==> flow/design.v <==
module multiplier  #(parameter width = 16)
   ( input    signed  [width-1 : 0] multiplicand,
     input    signed  [width-1 : 0] multiplier,   
     output   signed  [2 * width - 1 : 0] product
   ) ;
   assign  product = multiplicand * multiplier ;
endmodule
module  adder  #(parameter width = 32)  
		( input   signed [width-1 : 0] a ,
		  input   signed [width-1 : 0] b , 
		  output  signed [width-1 : 0] sum
		) ;
    assign   sum = a + b ;
endmodule
module accumulator #(parameter width = 32) 
	(input    clk,
     	 input    ena,
         input    reset,
         input	  signed [width - 1 : 0] acc_in,
   	 output   reg signed [width - 1 : 0] acc_out
	) ;
   always @(posedge clk) begin
      if (reset)  acc_out <= 0 ;
      else if (ena) acc_out <= acc_in ;
   end
endmodule
module mac_demo(input    clk, 
           input    reset, 
           input    ena,
   	   input    signed [16-1 : 0] k,
           input    signed [16-1 : 0] x,   
           output   signed [2 * 16 - 1 : 0] acc_out
          ) ;
           wire     signed [2 * 16 - 1 : 0] p ;
           wire     signed [2 * 16 - 1 : 0] acc_in ;
   multiplier  #(.width(16)) mult_0(.multiplicand(k),
                                          .multiplier(x),
                       			  .product(p)
                			  ) ;
   adder     #(.width(2*16)) add_0(.a(p),
                			 .b(acc_out),
                			 .sum(acc_in)
               				) ;
   accumulator  #(.width(2*16))  acc_0(.clk(clk),
                   			     .reset(reset),
                   			     .ena(ena),
                   			     .acc_in(acc_in),
                   			     .acc_out(acc_out)
                   			) ;
endmodule
clock: 3.91 ns
lec_check: 0
abc_area: 1
cap_margin: 20
core_aspect_ratio: 0.5
core_margin: 2
core_utilization: 57
cts_cluster_diameter: 348
cts_cluster_size: 98
place_density: 0.41
setup_slack_margin: 1.04
slew_margin: 20
run.sh (not shown) runs the stock make flow with config.mk's settings and CLKGATE_MAP_FILE=.
The baseline reached the layout checks and failed them: negative setup slack.
Next try:
==> flow/config.mk (replaced) <==
export PLATFORM = sky130hd
export DESIGN_NAME = mac_demo
export DESIGN_NICKNAME = mac_demo
export VERILOG_FILES = /design/flow/design.v
export SDC_FILE = /design/flow/constraint.sdc
export NUM_CORES = 4
export LEC_CHECK = 0
export CAP_MARGIN = 20
export CORE_MARGIN = 2
export CORE_UTILIZATION = 65
export CTS_CLUSTER_DIAMETER = 36
export SLEW_MARGIN = 20
==> flow/constraint.sdc (replaced) <==
create_clock -name core_clock -period 6.58 [get_ports {clk}]
set_input_delay 1.3160 -clock core_clock [delete_from_list [all_inputs] [get_ports {clk}]]
set_output_delay 1.3160 -clock core_clock [all_outputs]
set_load 0.01 [all_outputs]
Effect: The changed run completed and failed the layout checks on negative setup slack. Routed wire length decreases by a quarter to a third. Non-clock buffer count decreases by 111. Global-route usage decreases by 5.1 points.
Next try:
--- a/flow/config.mk
+++ b/flow/config.mk
@@ -8,5 +8,6 @@
 export CAP_MARGIN = 20
 export CORE_MARGIN = 2
-export CORE_UTILIZATION = 65
-export CTS_CLUSTER_DIAMETER = 36
+export CORE_UTILIZATION = 72
+export CTS_CLUSTER_DIAMETER = 375
+export CTS_CLUSTER_SIZE = 28
 export SLEW_MARGIN = 20
==> flow/constraint.sdc (replaced) <==
create_clock -name core_clock -period 3.68 [get_ports {clk}]
set_input_delay 0.7360 -clock core_clock [delete_from_list [all_inputs] [get_ports {clk}]]
set_output_delay 0.7360 -clock core_clock [all_outputs]
set_load 0.01 [all_outputs]
=>
- Now the flow died in 5_1_grt, error GRT-0232
- synthesized area stays the same
- die size shrinks by 9.5%
- synthesized cell count does not change
Next try:
--- a/flow/config.mk
+++ b/flow/config.mk
@@ -9,5 +9,6 @@
 export CORE_MARGIN = 2
 export CORE_UTILIZATION = 72
-export CTS_CLUSTER_DIAMETER = 375
-export CTS_CLUSTER_SIZE = 28
+export CTS_CLUSTER_DIAMETER = 396
+export CTS_CLUSTER_SIZE = 95
+export PLACE_DENSITY = 0.36
 export SLEW_MARGIN = 20
==> flow/constraint.sdc (replaced) <==
create_clock -name core_clock -period 5.93 [get_ports {clk}]
set_input_delay 1.1860 -clock core_clock [delete_from_list [all_inputs] [get_ports {clk}]]
set_output_delay 1.1860 -clock core_clock [all_outputs]
set_load 0.01 [all_outputs]
=> This time the run finished with negative setup slack left. Die area does not change. Area after synthesis is unchanged. Synthesized cell count does not change.

---

// mac_demo: RTL as listed in full above, without the edits since
Settings: LEC_CHECK=0, CAP_MARGIN=20, CORE_MARGIN=2, CORE_UTILIZATION=65, CTS_CLUSTER_SIZE=79, SLEW_MARGIN=20, TNS_END_PERCENT=5; clock period 6.52 ns.
The first run produced a layout that fails on negative setup slack.
==> next run, changes <==
CORE_UTILIZATION = 69   (was 65)
CTS_CLUSTER_SIZE = 28   (was 79)
TNS_END_PERCENT = default   (was 5)
clock period = 4.52 ns   (was 6.52 ns; I/O delays follow)
The changed run stopped in 5_1_grt on ODB-0269.
Synthesized cell count does not change.
Die size came out lower by a few percent.
Area after synthesis is unchanged.
==> next run, changes <==
CORE_UTILIZATION = 46   (was 69)
CTS_CLUSTER_SIZE = default   (was 28)
clock period = 6.89 ns   (was 4.52 ns; I/O delays follow)
This time the run ran to the end with violations: negative setup slack; die area grows by 48%; area after synthesis is unchanged; synthesized cell count is unchanged.
==> next run, changes <==
CORE_UTILIZATION = 40   (was 46)
Outcome: The new run completed with no timing, DRC or antenna violations; hold slack gets better by 0.026 ns; synthesized cell count is unchanged; synthesized area does not change; utilization came out lower by 7.4 points.

---

== run 1 ==
Starts from the design.v that is shown in full above.
Settings: LEC_CHECK=0, ABC_AREA=1, CAP_MARGIN=20, CORE_ASPECT_RATIO=1.35, CORE_MARGIN=2, CORE_UTILIZATION=67, CTS_CLUSTER_DIAMETER=268, CTS_CLUSTER_SIZE=95, PLACE_DENSITY=0.4, SLEW_MARGIN=20; clock period 6.3 ns.
Run 1 -> stages 100% | layout checks FAIL | setup timing
Input-level comparison between run 2 and run 1:
Settings: SETUP_SLACK_MARGIN newly set to 1.78; GPL_ROUTABILITY_DRIVEN newly set to 1; PLACE_DENSITY removed (was 0.4); PLACE_DENSITY_LB_ADDON newly set to 0.01; MAX_ROUTING_LAYER newly set to met4; CTS_CLUSTER_DIAMETER changed from 268 to 34; CORE_UTILIZATION changed from 67 to 72; CAP_MARGIN changed from 20 to 30; ABC_AREA removed (was 1); GPL_TIMING_DRIVEN newly set to 1; SLEW_MARGIN changed from 20 to 35; CTS_CLUSTER_SIZE changed from 95 to 79; TNS_END_PERCENT newly set to 40; CORE_ASPECT_RATIO changed from 1.35 to 0.98.
Findings:
Every stage of run 2 finished as expected; the final checks, on the other hand, flagged setup timing, which means the layout fails. The final worst slack reported for run 2 is smaller than that of run 1 by 0.41 ns. NOTE: pin count of the biggest net entering global routing in run 2 exceeds that of run 1. Run 2 vs. run 1: number of DRC violations after detailed-routing iteration 0 went down by 17%. Global-route met2 utilization (run 2 over run 1): increase, 2.2 points.
diff inputs: run 2 => run 3
Settings: CTS_CLUSTER_DIAMETER no longer set, was 34; GPL_ROUTABILITY_DRIVEN now 0, was 1; CORE_UTILIZATION now 66, was 72; TNS_END_PERCENT no longer set, was 40; PLACE_DENSITY_LB_ADDON no longer set, was 0.01; CAP_MARGIN now 20, was 30; CORE_ASPECT_RATIO now 1.07, was 0.98; SETUP_SLACK_MARGIN no longer set, was 1.78; CTS_CLUSTER_SIZE no longer set, was 79; the clock period (ns, I/O delays scaled along) now 6.16, was 6.3.
### Flow results
- Layout checks on run 3: not met. Flow itself completed; violations: setup timing.
- Cell area is higher on run 3
- The horizontal die size on run 3 is in line with that on run 2.
- In the metrics for run 3 and run 2, the one carrying the lower wire length is run 3.
- Data arrival time of the critical path delta for run 3 relative to run 2: 0.42 ns lower
- Diff run 2..run 3 | portion of the layout cell area used by clock cells | negligible
Modified inputs, run 4 compared to run 3
Settings: changing GPL_TIMING_DRIVEN from 1 to 0; setting TNS_END_PERCENT to 40 for the first time; changing CORE_UTILIZATION from 66 to 56; setting PLACE_DENSITY_LB_ADDON to 0.22 for the first time; changing CORE_ASPECT_RATIO from 1.07 to 1.01; setting SETUP_SLACK_MARGIN to -0.19 for the first time.
==> comparison <==
- Run 4 vs. run 3: cell count moved down, transition time of the tightest slew-check pin moved up.
- [compare] base=run 3 new=run 4: vertical extent of the die moved up; portion of the clock cycle consumed by the worst path in the final layout moved down.
- Completing all stages was not enough for run 4: its layout failed the final checks because of setup timing.
- On longest individual stage delay on the worst path: between run 3 and run 4, it ends up higher for run 4.
- Taking run 3 as the reference, in run 4 critical path depth fell by 4; total die area rose by 3300 um2; routed wire length fell by 370 um.

---

Starts from the design.v that is shown in full above.
Settings: LEC_CHECK=0, ABC_AREA=1, CAP_MARGIN=20, CORE_ASPECT_RATIO=0.5, CORE_MARGIN=2, CORE_UTILIZATION=72, CTS_CLUSTER_DIAMETER=359, CTS_CLUSTER_SIZE=99, PLACE_DENSITY=0.37, SLEW_MARGIN=20, TNS_END_PERCENT=10; clock period 4.46 ns.
The starting point aborted during global routing (5_1_grt) on GRT-0116.
Rerun with:
Settings changed: ABC_AREA 1 to unset, CORE_ASPECT_RATIO 0.5 to unset, CORE_UTILIZATION 72 to 43, CTS_CLUSTER_DIAMETER 359 to unset, CTS_CLUSTER_SIZE 99 to unset, PLACE_DENSITY 0.37 to unset, TNS_END_PERCENT 10 to unset.
Clock period 4.46 ns to 4.18 ns, I/O delays scaled along.
This time the run reached the layout checks and failed them: setup timing.
Synthesized area is lower by 6.4%.
Die area came out higher by 54%.
Synthesized cell count is lower by 23%.
Rerun with:
Settings changed: CORE_UTILIZATION 43 to 40.
Clock period 4.18 ns to 7.0 ns, I/O delays scaled along.
Outcome: This time the run went through all stages and came out clean. Wire length shrinks by roughly a tenth. Final cell count shrinks by a few percent. Global-route usage shrinks by 3.5 points. Non-clock buffer count shrinks by 88. Register-to-register slack gains 2.8 ns. Clock skew barely changes. Flip-flop count is unchanged. Setup slack gains 2.2 ns.
Rerun with:
Settings changed: CORE_ASPECT_RATIO set to 1.03, GPL_TIMING_DRIVEN set to 0.
=> The new run went through all stages and came out clean. Non-clock buffer count decreases by 96. Global-route usage increases by 1.0 points. Utilization decreases by 1.5 points. Via count decreases by 0.65%.

---

RTL: the design.v shown in full above, as it stands there.
Settings: LEC_CHECK=0, ABC_AREA=1, CAP_MARGIN=20, CORE_MARGIN=2, CORE_UTILIZATION=72, CTS_CLUSTER_DIAMETER=359, CTS_CLUSTER_SIZE=99, PLACE_DENSITY=0.37, SETUP_SLACK_MARGIN=1.32, SLEW_MARGIN=20, TNS_END_PERCENT=5; clock period 4.46 ns.
The starting point failed in global routing (5_1_grt).
Edit:
Settings changed: ABC_AREA 1 to not set, CORE_MARGIN 2 to 9, CORE_UTILIZATION 72 to 63, CTS_CLUSTER_DIAMETER 359 to not set, CTS_CLUSTER_SIZE 99 to not set, PLACE_DENSITY 0.37 to not set, SETUP_SLACK_MARGIN 1.32 to not set.
Clock period 4.46 ns to 7.0 ns, I/O delays scaled along.
The new run completed without violations.
Synthesized area goes down by 6.4%.
Die size goes up by 29%.
Synthesized cell count goes down by 23%.
Edit:
Settings changed: ABC_AREA set to 1, CAP_MARGIN 20 to 15, CELL_PAD_IN_SITES_DETAIL_PLACEMENT set to 2, CELL_PAD_IN_SITES_GLOBAL_PLACEMENT set to 2, CORE_ASPECT_RATIO set to 0.86, CORE_MARGIN 9 to 2, CORE_UTILIZATION 63 to 40, CTS_CLUSTER_DIAMETER set to 289, CTS_CLUSTER_SIZE set to 36, MAX_ROUTING_LAYER set to met4, PLACE_DENSITY_LB_ADDON set to 0.1, SETUP_SLACK_MARGIN set to 1.95, TNS_END_PERCENT 5 to not set.
The changed run ended with an error in clock tree synthesis (4_1_cts), error DPL-0033.
Die size came out higher by 38%.
Synthesized cell count came out higher by 29%.
Area after synthesis came out higher by 6.9%.

---

exp/xenon:
Starts from the design.v that is shown in full above.
clock: 5.28 ns
lec_check: 0
cap_margin: 20
cell_pad_in_sites_detail_placement: 2
core_aspect_ratio: 0.73
core_margin: 9
core_utilization: 25
cts_cluster_size: 15
gpl_routability_driven: 0
gpl_timing_driven: 0
hold_slack_margin: 0.17
max_routing_layer: met5
min_routing_layer: met2
place_density_lb_addon: 0.22
setup_slack_margin: -0.19
slew_margin: 40
tns_end_percent: 60
exp/xenon: flow complete, layout not clean; failing: setup timing
[inputs] exp/delta vs exp/xenon
- changing GPL_TIMING_DRIVEN from 0 to 1
- changing TNS_END_PERCENT from 60 to 40
- changing SLEW_MARGIN from 40 to 35
- changing CORE_MARGIN from 9 to 2
- removing CTS_CLUSTER_SIZE (formerly 15)
- removing HOLD_SLACK_MARGIN (formerly 0.17)
- changing CORE_ASPECT_RATIO from 0.73 to 0.54
- changing MAX_ROUTING_LAYER from met5 to met4
- removing MIN_ROUTING_LAYER (formerly met2)
- removing CELL_PAD_IN_SITES_DETAIL_PLACEMENT (formerly 2)
- changing CORE_UTILIZATION from 25 to 58
- changing the clock period (ns, I/O delays scaled along) from 5.28 to 6.16
Findings:
- Nothing crashed in exp/delta and all stages finished; the problem is that the final layout failed, the offending checks being setup timing.
- Start point of the critical path: k[5] -> exp/xenon, k[3] -> exp/delta
- Compared with exp/xenon, exp/delta improves pre-CTS worst setup slack.
- Area of all placed cells without fillers improves in exp/delta relative to exp/xenon.
- Re maximum number of pins on one net before global-route repair: exp/delta is 21 up on exp/xenon.
Inputs modified between exp/delta and exp/garnet:
- an added CTS_CLUSTER_DIAMETER of 265
- an added CTS_CLUSTER_SIZE of 87
- a change of GPL_TIMING_DRIVEN from 1 to 0
- a change of CORE_UTILIZATION from 58 to 39
==> results <==
Of exp/delta and exp/garnet, none finishes clean. exp/garnet against exp/delta; first-pass GRT wire length is up by a few percent. Summary: with exp/delta as the reference, routed wire length in exp/garnet moved up by a few percent. exp/garnet ends up with a detail-routed net length per standard cell that is 0.85 um higher than in exp/delta. Compared exp/garnet against exp/delta; largest clock skew in the final design within noise. Diff exp/delta -> exp/garnet | number of filler instances in the final layout | up by more than 100%. exp/garnet and exp/delta ended up with roughly the same latest clock arrival within the worst-skew pair. Clock slew seen by the registers of the worst setup and hold paths essentially unchanged between exp/delta and exp/garnet. Worst hold margin is higher on exp/delta.
### exp/garnet -> exp/umber
- changing CAP_MARGIN from 20 to 0
- changing CTS_CLUSTER_DIAMETER from 265 to 361
- removing CTS_CLUSTER_SIZE (formerly 87)
- removing TNS_END_PERCENT (formerly 40)
- changing CORE_UTILIZATION from 39 to 72
- removing PLACE_DENSITY_LB_ADDON (formerly 0.22)
- changing GPL_TIMING_DRIVEN from 0 to 1
- removing SETUP_SLACK_MARGIN (formerly -0.19)
- changing CORE_ASPECT_RATIO from 0.54 to 1.07
--- outcome ---
In exp/umber the implementation ran to completion but is not tape-out ready, as the final checks report setup timing. Delta (exp/umber minus exp/garnet): average wire per standard cell up 24%; actual transition at the worst max-transition pin down 0.036 ns; die extent in x down 47%; area used by sequential logic in the layout flat; first-iteration DRC count up about 24%. Changes observed in exp/umber relative to exp/garnet: final setup slack of the worst path down 0.15 ns, register clock-pin slew on the reported worst setup and hold paths flat, layout clock buffer count up 2, core utilization up 45 points.

---

== onyx ==
Starts from the design.v that is shown in full above.
clock: 6.52 ns
lec_check: 0
cap_margin: 20
core_margin: 2
core_utilization: 72
cts_cluster_size: 79
hold_slack_margin: -0.09
place_density_lb_addon: 0.29
slew_margin: 20
tns_end_percent: 5
Completing all stages was not enough for onyx: its layout failed the final checks because of setup timing.
## Diff of input files: umber against onyx
- a change of CTS_CLUSTER_SIZE from 79 to 28
- an added SETUP_SLACK_MARGIN of 1.15
- a deleted HOLD_SLACK_MARGIN that had been -0.09
- an added PLACE_DENSITY of 0.71
- a deleted TNS_END_PERCENT that had been 5
- a deleted PLACE_DENSITY_LB_ADDON that had been 0.29
- a change of the clock period (ns, I/O delays scaled along) from 6.52 to 4.52
[summary]
Status: umber FAILED at 5_1_grt (tool error)
Comparing onyx and umber, the higher setup fix buffers added after clock tree synthesis is on umber.
On placement-stage worst setup slack, onyx beats umber.
Re sequential area share after synthesis: no difference whatsoever between onyx and umber.
Changes in maple relative to umber:
- putting CTS_CLUSTER_DIAMETER at 393 where nothing was set
- clearing SETUP_SLACK_MARGIN, which used to be 1.15
- swapping 28 for 95 in CTS_CLUSTER_SIZE
- swapping 0.71 for 0.36 in PLACE_DENSITY
- swapping 4.52 for 5.93 in the clock period (ns, I/O delays scaled along)
==> results <==
- Re area share of fa/ha/maj cells after synthesis: no difference whatsoever between umber and maple.
- Diff umber..maple | chip area from the yosys synthesis statistics | unchanged
- Taking umber as the reference, in maple post-detailed-placement cell area has decreased, proportion of synthesized area in mux cells stayed essentially flat, netlist area before placement level, half-perimeter wire length after detailed placement down about 6%.
- From the logs: maple reached the end of the flow and failed the layout checks with setup timing.
- maple vs umber: placed cell count down slightly
- Taking umber as the reference, in maple maximum level of the CTS H-tree about even; area of the chip roughly the same; clock tree buffer depth has remained practically unchanged.
Here is what was changed in the inputs of juniper compared with maple.
- CTS_CLUSTER_DIAMETER changed from 393 to 268
- CORE_UTILIZATION changed from 72 to 67
- PLACE_DENSITY changed from 0.36 to 0.4
- the clock period (ns, I/O delays scaled along) changed from 5.93 to 6.3
Ran to the end and failed final checks on setup timing: juniper. Diff juniper and maple: met1 routing resource usage after global routing higher in maple. Compared with maple, in juniper number of standard cells in the final layout excluding fillers saw an increase; chip height saw an increase; violation tally from detailed-route iteration zero saw a decrease.
Setup changes, juniper to tundra
- SETUP_SLACK_MARGIN newly set to -0.53
- ABC_AREA newly set to 1
- CORE_UTILIZATION changed from 67 to 72
Notes after the runs:
The flow completed for tundra, but it is not clean: the layout still shows setup timing. Summed standard-cell area reported by yosys | tundra above juniper. From juniper to tundra the numbers moved as follows: first-pass GRT wire length picked up an extra about 20%; timing-limited maximum frequency lost 3.2%; detailed-route vias per instance picked up an extra 0.42. The lower multi-input gate count of juniper and tundra is in juniper. tundra against juniper: compound-cell area share of the yosys netlist dropped 2.6 points, number of antenna violations at the first check in global routing climbed 4, placer's final routability congestion estimate climbed 1.6%. Between juniper and tundra, the sequential share of layout area figures differ only marginally. Looking at final routed wire length divided by cell count across juniper and tundra, the one that comes out higher is tundra.
Relative to tundra, the following input files were edited for cedar:
- SETUP_SLACK_MARGIN now -0.38, was -0.53
- CTS_CLUSTER_DIAMETER now 137, was 268
- PLACE_DENSITY_LB_ADDON now 0.01, previously not set
- PLACE_DENSITY no longer set, was 0.4
- TNS_END_PERCENT now 40, previously not set
- CAP_MARGIN now 30, was 20
- CTS_CLUSTER_SIZE now 79, was 95
- ABC_AREA no longer set, was 1
- CORE_ASPECT_RATIO now 0.98, previously not set
- GPL_ROUTABILITY_DRIVEN now 1, previously not set
- HOLD_SLACK_MARGIN now -0.09, previously not set
- SLEW_MARGIN now 35, was 20
- MAX_ROUTING_LAYER now met4, previously not set
- GPL_TIMING_DRIVEN now 1, previously not set
Results
In cedar the implementation ran to completion but is not tape-out ready, as the final checks report setup timing.
Comparing clock-buffer cell count for cedar and tundra, the bigger number came from tundra.
| non-clock buffer count | lower: tundra |
Yosys stat chip area for cedar: about 6.4% down relative to tundra
Summary of the comparison: pin count of the biggest net entering global routing is higher in cedar, relative to tundra.
The higher worst slew margin relative to its limit of cedar and tundra is in cedar.
Summary of cedar over tundra: worst setup slack saw an increase, total length of routed wires saw a decrease.
tundra vs cedar, launching instance or port of the critical path: x[4] vs x[2]
Relative to tundra, cell count has decreased by 17% in cedar.
